==> flow/design.v (excerpt) <==
module PPU (
    input clk,
    input rst,
    input i_en,
    input [32-1:0] data_in,
    input [11:0] scaling_factor,
    output logic[6:0] data_out,
    output logic valid,
    output logic [31:0] data_in_out
);
logic [32 - 1:0] relu_out;
logic [32:0] data_shift;
logic [7:0] data_quant;
logic [8:0] data_temp;
always @(*) begin
    relu_out = (data_in[32 - 1])? 32'd0 : data_in;
    /*verilator lint_off WIDTHEXPAND*/
    /*verilator lint_off WIDTHTRUNC*/
    data_shift = ({relu_out, 1'b0} / scaling_factor);
    /*verilator lint_on WIDTHTRUNC*/
    /*verilator lint_on WIDTHEXPAND*/
    data_temp = (data_shift > 127)? 254 : data_shift[8:0] + {8'b0, data_shift[0]};
end
always @(posedge clk) begin
    if(rst) begin
        valid <= 1'd0;
        data_out <= 7'd0;
        data_in_out <= 32'd0;
    end
    else begin
        valid <= i_en;
        data_out <= (i_en)? data_temp[7:1] : 7'd0;
        data_in_out <= data_in;
    end
end
endmodule
Size in the first run: about 4500 cells after synthesis, about 40 flip-flops, about 87 I/O pins.
clock: 70.9 ns
lec_check: 0
abc_area: 1
cap_margin: 20
core_margin: 2
core_utilization: 72
cts_cluster_size: 15
max_routing_layer: met4
place_density_lb_addon: 0.08
slew_margin: 20
tns_end_percent: 5
run.sh (not shown) runs the stock make flow with config.mk's settings and CLKGATE_MAP_FILE=.
The starting point ended with an error in detailed placement (3_5_place_dp) with DPL-0038.
Rerun with:
--- a/flow/config.mk
+++ b/flow/config.mk
@@ -8 +7,0 @@
-export ABC_AREA = 1
@@ -11,4 +10 @@
-export CORE_UTILIZATION = 72
-export CTS_CLUSTER_SIZE = 15
-export MAX_ROUTING_LAYER = met4
-export PLACE_DENSITY_LB_ADDON = 0.08
+export CORE_UTILIZATION = 58
@@ -16 +11,0 @@
-export TNS_END_PERCENT = 5
==> flow/constraint.sdc (replaced) <==
create_clock -name core_clock -period 100.0 [get_ports {clk}]
set_input_delay 20.0000 -clock core_clock [delete_from_list [all_inputs] [get_ports {clk}]]
set_output_delay 20.0000 -clock core_clock [all_outputs]
set_load 0.01 [all_outputs]
What happened:
- With this change the flow ran to the end with violations: setup timing
- die area went up by 5.3%
- synthesized area went down by 15%
- synthesized cell count came out lower by 25%
Rerun with:
--- a/flow/config.mk
+++ b/flow/config.mk
@@ -10 +10,3 @@
-export CORE_UTILIZATION = 58
+export CORE_UTILIZATION = 68
+export CTS_CLUSTER_SIZE = 32
+export HOLD_SLACK_MARGIN = -0.09
@@ -11,0 +14 @@
+export TNS_END_PERCENT = 5
==> flow/constraint.sdc (replaced) <==
create_clock -name core_clock -period 103.0 [get_ports {clk}]
set_input_delay 20.6000 -clock core_clock [delete_from_list [all_inputs] [get_ports {clk}]]
set_output_delay 20.6000 -clock core_clock [all_outputs]
set_load 0.01 [all_outputs]
After rerunning:
- This time the run aborted during global routing (5_1_grt)
- synthesized cell count stays the same
- die size shrinks by about a fifth
- synthesized area does not change
Rerun with:
--- a/flow/config.mk
+++ b/flow/config.mk
@@ -7,0 +8 @@
+export ABC_AREA = 1
@@ -11,2 +12,2 @@
-export CTS_CLUSTER_SIZE = 32
-export HOLD_SLACK_MARGIN = -0.09
+export CTS_CLUSTER_SIZE = 15
+export MAX_ROUTING_LAYER = met4
@@ -14 +14,0 @@
-export TNS_END_PERCENT = 5
==> flow/constraint.sdc (replaced) <==
create_clock -name core_clock -period 70.9 [get_ports {clk}]
set_input_delay 14.1800 -clock core_clock [delete_from_list [all_inputs] [get_ports {clk}]]
set_output_delay 14.1800 -clock core_clock [all_outputs]
set_load 0.01 [all_outputs]
Effect:
- With this change the flow died in detailed placement (3_5_place_dp)
- synthesized area went up by about a fifth
- die area increases by about a fifth
- synthesized cell count increases by a quarter to a third
Rerun with:
--- a/flow/config.mk
+++ b/flow/config.mk
@@ -8 +7,0 @@
-export ABC_AREA = 1
@@ -11,2 +10,2 @@
-export CORE_UTILIZATION = 68
-export CTS_CLUSTER_SIZE = 15
+export CORE_UTILIZATION = 65
+export CTS_CLUSTER_DIAMETER = 28
@@ -14,0 +14 @@
+export TNS_END_PERCENT = 5
==> flow/constraint.sdc (replaced) <==
create_clock -name core_clock -period 98.5 [get_ports {clk}]
set_input_delay 19.7000 -clock core_clock [delete_from_list [all_inputs] [get_ports {clk}]]
set_output_delay 19.7000 -clock core_clock [all_outputs]
set_load 0.01 [all_outputs]
- The changed run aborted during global routing (5_1_grt) on GRT-0232
- die size decreases by roughly a tenth
- synthesized cell count decreases by a quarter to a third
- synthesized area decreases by about a fifth

========
== job 5364 ==
Starting RTL as in the previous note.
Settings: LEC_CHECK=0, ABC_AREA=1, CAP_MARGIN=20, CORE_ASPECT_RATIO=0.5, CORE_MARGIN=2, CORE_UTILIZATION=62, CTS_CLUSTER_DIAMETER=309, CTS_CLUSTER_SIZE=99, PLACE_DENSITY=0.9, SLEW_MARGIN=20, TNS_END_PERCENT=10; clock period 59.1 ns.
Job 5364 got as far as clock tree synthesis (4_1_cts), where a tool error ended the run.
## Diff of input files: job 9756 against job 5364
- CTS_CLUSTER_DIAMETER no longer set, was 309
- TNS_END_PERCENT no longer set, was 10
- CORE_ASPECT_RATIO no longer set, was 0.5
- CTS_CLUSTER_SIZE no longer set, was 99
- CORE_UTILIZATION now 40, was 62
- ABC_AREA no longer set, was 1
- PLACE_DENSITY no longer set, was 0.9
- the clock period (ns, I/O delays scaled along) now 115.0, was 59.1
Notes after the runs:
No stage failed in job 9756, and the final checks on the layout all came back clean. Of job 5364 and job 9756, the run reporting the lower area share of and/or/nand/nor cells after synthesis was job 9756. Comparing placed cell area for job 5364 and job 9756, the smaller number came from job 9756. Diff job 5364 -> job 9756 | synthesized cell count | down by more than a quarter. Compared with job 5364, job 9756 shows a synthesized area that is 0.0042 sq mm lower. For mean instance size in the synthesized netlist, dividing the value from job 5364 by the value from job 9756 gives 0.882. Job 9756 vs job 5364 — sequential element share of the synthesized area rose 0.51 points. Job 9756 gives less post-synthesis cell count from yosys than job 5364 did. Against job 5364, job 9756 reports a total cell area reported by yosys after synthesis that is lower. Against job 5364, chip height in job 9756 rose by more than half. Job 9756 vs job 5364 — area enclosed by the die boundary rose 31%. Diff job 5364 -> job 9756 | number of rows in the core area | up by more than half.
Edits applied to the flow inputs when going from job 9756 to job 7720:
- SLEW_MARGIN now 5, was 20
- CORE_UTILIZATION now 68, was 40
- the clock period (ns, I/O delays scaled along) now 120.0, was 115.0
### Flow results
Job 7720 finished end to end and its layout was clean on timing, DRC and antenna. Count of nets left with antenna violations after detail routing across job 7720 and job 9756: no real change. As far as count of clock-buffer cells in the layout goes, job 9756 and job 7720 are indistinguishable; the numbers are identical. In the tables for job 7720 and job 9756, number of buffers inserted by post-CTS setup repair reads higher with job 9756. Routability-driven placement congestion ratio: job 7720 > job 9756. On floorplan-stage core utilization, the lower figure sits with job 9756, not job 7720.
Here is what was changed in the inputs of job 7748 compared with job 7720.
- a change of CORE_UTILIZATION from 68 to 40
- an added CELL_PAD_IN_SITES_GLOBAL_PLACEMENT of 2
- an added SETUP_SLACK_MARGIN of -2.0
- a change of SLEW_MARGIN from 5 to 20
- an added CORE_ASPECT_RATIO of 0.5
- an added CTS_CLUSTER_DIAMETER of 377
- an added CTS_CLUSTER_SIZE of 21
- an added GPL_TIMING_DRIVEN of 0
==> results <==
- Job 7720 -> job 7748: die boundary height decreased by a little under 10%
- Per the comparison of job 7748 with job 7720, wire length on met1 saw an increase; fill cell total of the finished layout saw an increase; worst hold slack saw an increase; flip-flop and latch count after synthesis saw little to no change.
- Met1 capacity usage during global routing: job 7748 < job 7720
- Total stage count of the critical path, job 7748 vs job 7720: up by a few percent
- Job 7720 -> job 7748: cell count increased by more than 10%
Edits applied to the flow inputs when going from job 7748 to job 9059:
- CTS_CLUSTER_DIAMETER removed (was 377)
- CORE_ASPECT_RATIO removed (was 0.5)
- TNS_END_PERCENT newly set to 5
- SETUP_SLACK_MARGIN removed (was -2.0)
- GPL_TIMING_DRIVEN removed (was 0)
- CTS_CLUSTER_SIZE removed (was 21)
- CELL_PAD_IN_SITES_GLOBAL_PLACEMENT removed (was 2)
- CORE_UTILIZATION changed from 40 to 57
- the clock period (ns, I/O delays scaled along) changed from 120.0 to 98.5
--- outcome ---
[job 9059] flow finished | final checks: failed | reasons: setup timing
[compare] base=job 7748 new=job 9059: number of placement rows increased 17%, non-filler instance count after layout +260, vertical extent of the die saw an increase, fraction of area in registers now smaller.
Comparing job 9059 against job 7748, there is no change at all in count of flip-flops and latches.
Diff job 7748 -> job 9059 | final design area excluding fillers | increase of about 13%
Delta (job 9059 minus job 7748): number of global-route vias before repair went up by about 22%; core utilization of the finished layout went up by 30 points.

========
== job 101 ==
Starting RTL as in the previous note.
// PPU
module PPU (
    input clk,
    input rst,
    input i_en,
    input [32-1:0] data_in,
    input [11:0] scaling_factor,
    output logic[6:0] data_out,
    output logic valid,
    output logic [31:0] data_in_out
);
==> flow/config.mk <==
export PLATFORM = sky130hd
export DESIGN_NAME = PPU
export DESIGN_NICKNAME = PPU
export VERILOG_FILES = /design/flow/design.v
export SDC_FILE = /design/flow/constraint.sdc
export NUM_CORES = 4
export LEC_CHECK = 0
export CAP_MARGIN = 20
export CELL_PAD_IN_SITES_DETAIL_PLACEMENT = 1
export CORE_ASPECT_RATIO = 1.15
export CORE_MARGIN = 2
export CORE_UTILIZATION = 40
export CTS_CLUSTER_DIAMETER = 279
export CTS_CLUSTER_SIZE = 73
export GPL_TIMING_DRIVEN = 0
export HOLD_SLACK_MARGIN = 0.14
export MAX_ROUTING_LAYER = met4
export MIN_ROUTING_LAYER = met1
export PLACE_DENSITY = 0.79
export SETUP_SLACK_MARGIN = 5.0
export SLEW_MARGIN = 25
export TNS_END_PERCENT = 65
==> flow/constraint.sdc <==
create_clock -name core_clock -period 205.0 [get_ports {clk}]
set_input_delay 41.0000 -clock core_clock [delete_from_list [all_inputs] [get_ports {clk}]]
set_output_delay 41.0000 -clock core_clock [all_outputs]
set_load 0.01 [all_outputs]
Stage in which a tool error killed job 101: global routing (5_1_grt).
Inputs modified between job 101 and job 102:
- clearing HOLD_SLACK_MARGIN, which used to be 0.14
- clearing TNS_END_PERCENT, which used to be 65
- clearing PLACE_DENSITY, which used to be 0.79
- clearing MAX_ROUTING_LAYER, which used to be met4
- clearing CTS_CLUSTER_DIAMETER, which used to be 279
- clearing CORE_ASPECT_RATIO, which used to be 1.15
- clearing GPL_TIMING_DRIVEN, which used to be 0
- clearing CELL_PAD_IN_SITES_DETAIL_PLACEMENT, which used to be 1
- clearing CTS_CLUSTER_SIZE, which used to be 73
- clearing MIN_ROUTING_LAYER, which used to be met1
- swapping 25 for 20 in SLEW_MARGIN
- swapping 205.0 for 115.0 in the clock period (ns, I/O delays scaled along)
Notes after the runs:
- Of job 102 and job 101, just one finished clean: job 102.
- Job 101 did not make it past global routing (5_1_grt), where a tool error ended it.
- Relative to job 101, number of instances resized during post-cts repair has increased by 90 in job 102.
- Placed wire-length estimate after detailed placement of job 102 falls short of that of job 101 by more than a quarter.
- Summary of job 102 over job 101: worst-case setup slack after placement shrank by 46.11 ns; fraction of the core area occupied by cells at floorplan shrank by 0.21 points.
- Between job 102 and job 101, the number of placed instances with taps included figures differ only marginally.
- Die area: job 102 vs job 101, no meaningful difference
Setup changes, job 102 to job 103
- an added CELL_PAD_IN_SITES_GLOBAL_PLACEMENT of 2
- an added CTS_CLUSTER_SIZE of 21
- an added CTS_CLUSTER_DIAMETER of 377
- a change of SETUP_SLACK_MARGIN from 5.0 to 1.19
- a change of the clock period (ns, I/O delays scaled along) from 115.0 to 120.0
[summary]
Job 103 does worse than job 102 on global-route wire length before repair.
Setup slack: job 103 less than job 102
Relative to job 102, hold slack has increased by 1.28 ns in job 103.
Comparing job 102 against job 103, there is no change at all in post-synthesis simple-gate area fraction.
Compared with job 102, job 103 shows a higher number of inserted diodes.
Diff job 102 -> job 103 | met1 routing resource usage after global routing | increase of 2.8 points
Of job 103 and job 102, job 103 shows the higher routed wire length, with job 102 below it.
Relative to job 103, the following input files were edited for job 104:
- CTS_CLUSTER_SIZE: 21 -> unset
- SETUP_SLACK_MARGIN: 1.19 -> unset
- CORE_UTILIZATION: 40 -> 69
- CTS_CLUSTER_DIAMETER: 377 -> unset
- CELL_PAD_IN_SITES_GLOBAL_PLACEMENT: 2 -> unset
- the clock period (ns, I/O delays scaled along): 120.0 -> 115.0
==> comparison <==
- Every run in the comparison, job 104 and job 103, completed the flow with a clean layout.
- A highest routed metal layer of met5 is what job 103 shows, while met4 belongs to job 104.
- Per the comparison of job 104 with job 103, detailed route wirelength on metal2 shrank by 3.7 mm, core utilization went up by 35 points, area of all placed cells without fillers flat.
## Diff of input files: job 105 against job 104
- putting ABC_AREA at 1 where nothing was set
- swapping 69 for 65 in CORE_UTILIZATION
- putting CTS_CLUSTER_SIZE at 76 where nothing was set
- putting HOLD_SLACK_MARGIN at 0.29 where nothing was set
- swapping 115.0 for 61.7 in the clock period (ns, I/O delays scaled along)
--- outcome ---
- Flow for job 105 halted at detailed placement (3_5_place_dp), error code DPL-0033.
- Register share after synthesis sits lower in job 105 than in job 104.
- Compared with job 104, job 105 shows area fraction in mux cells lower by 4.1 points.
- Re placement row count: job 104 was lower than job 105.
- On final RePlAce weighted congestion, the higher figure sits with job 104, not job 105.
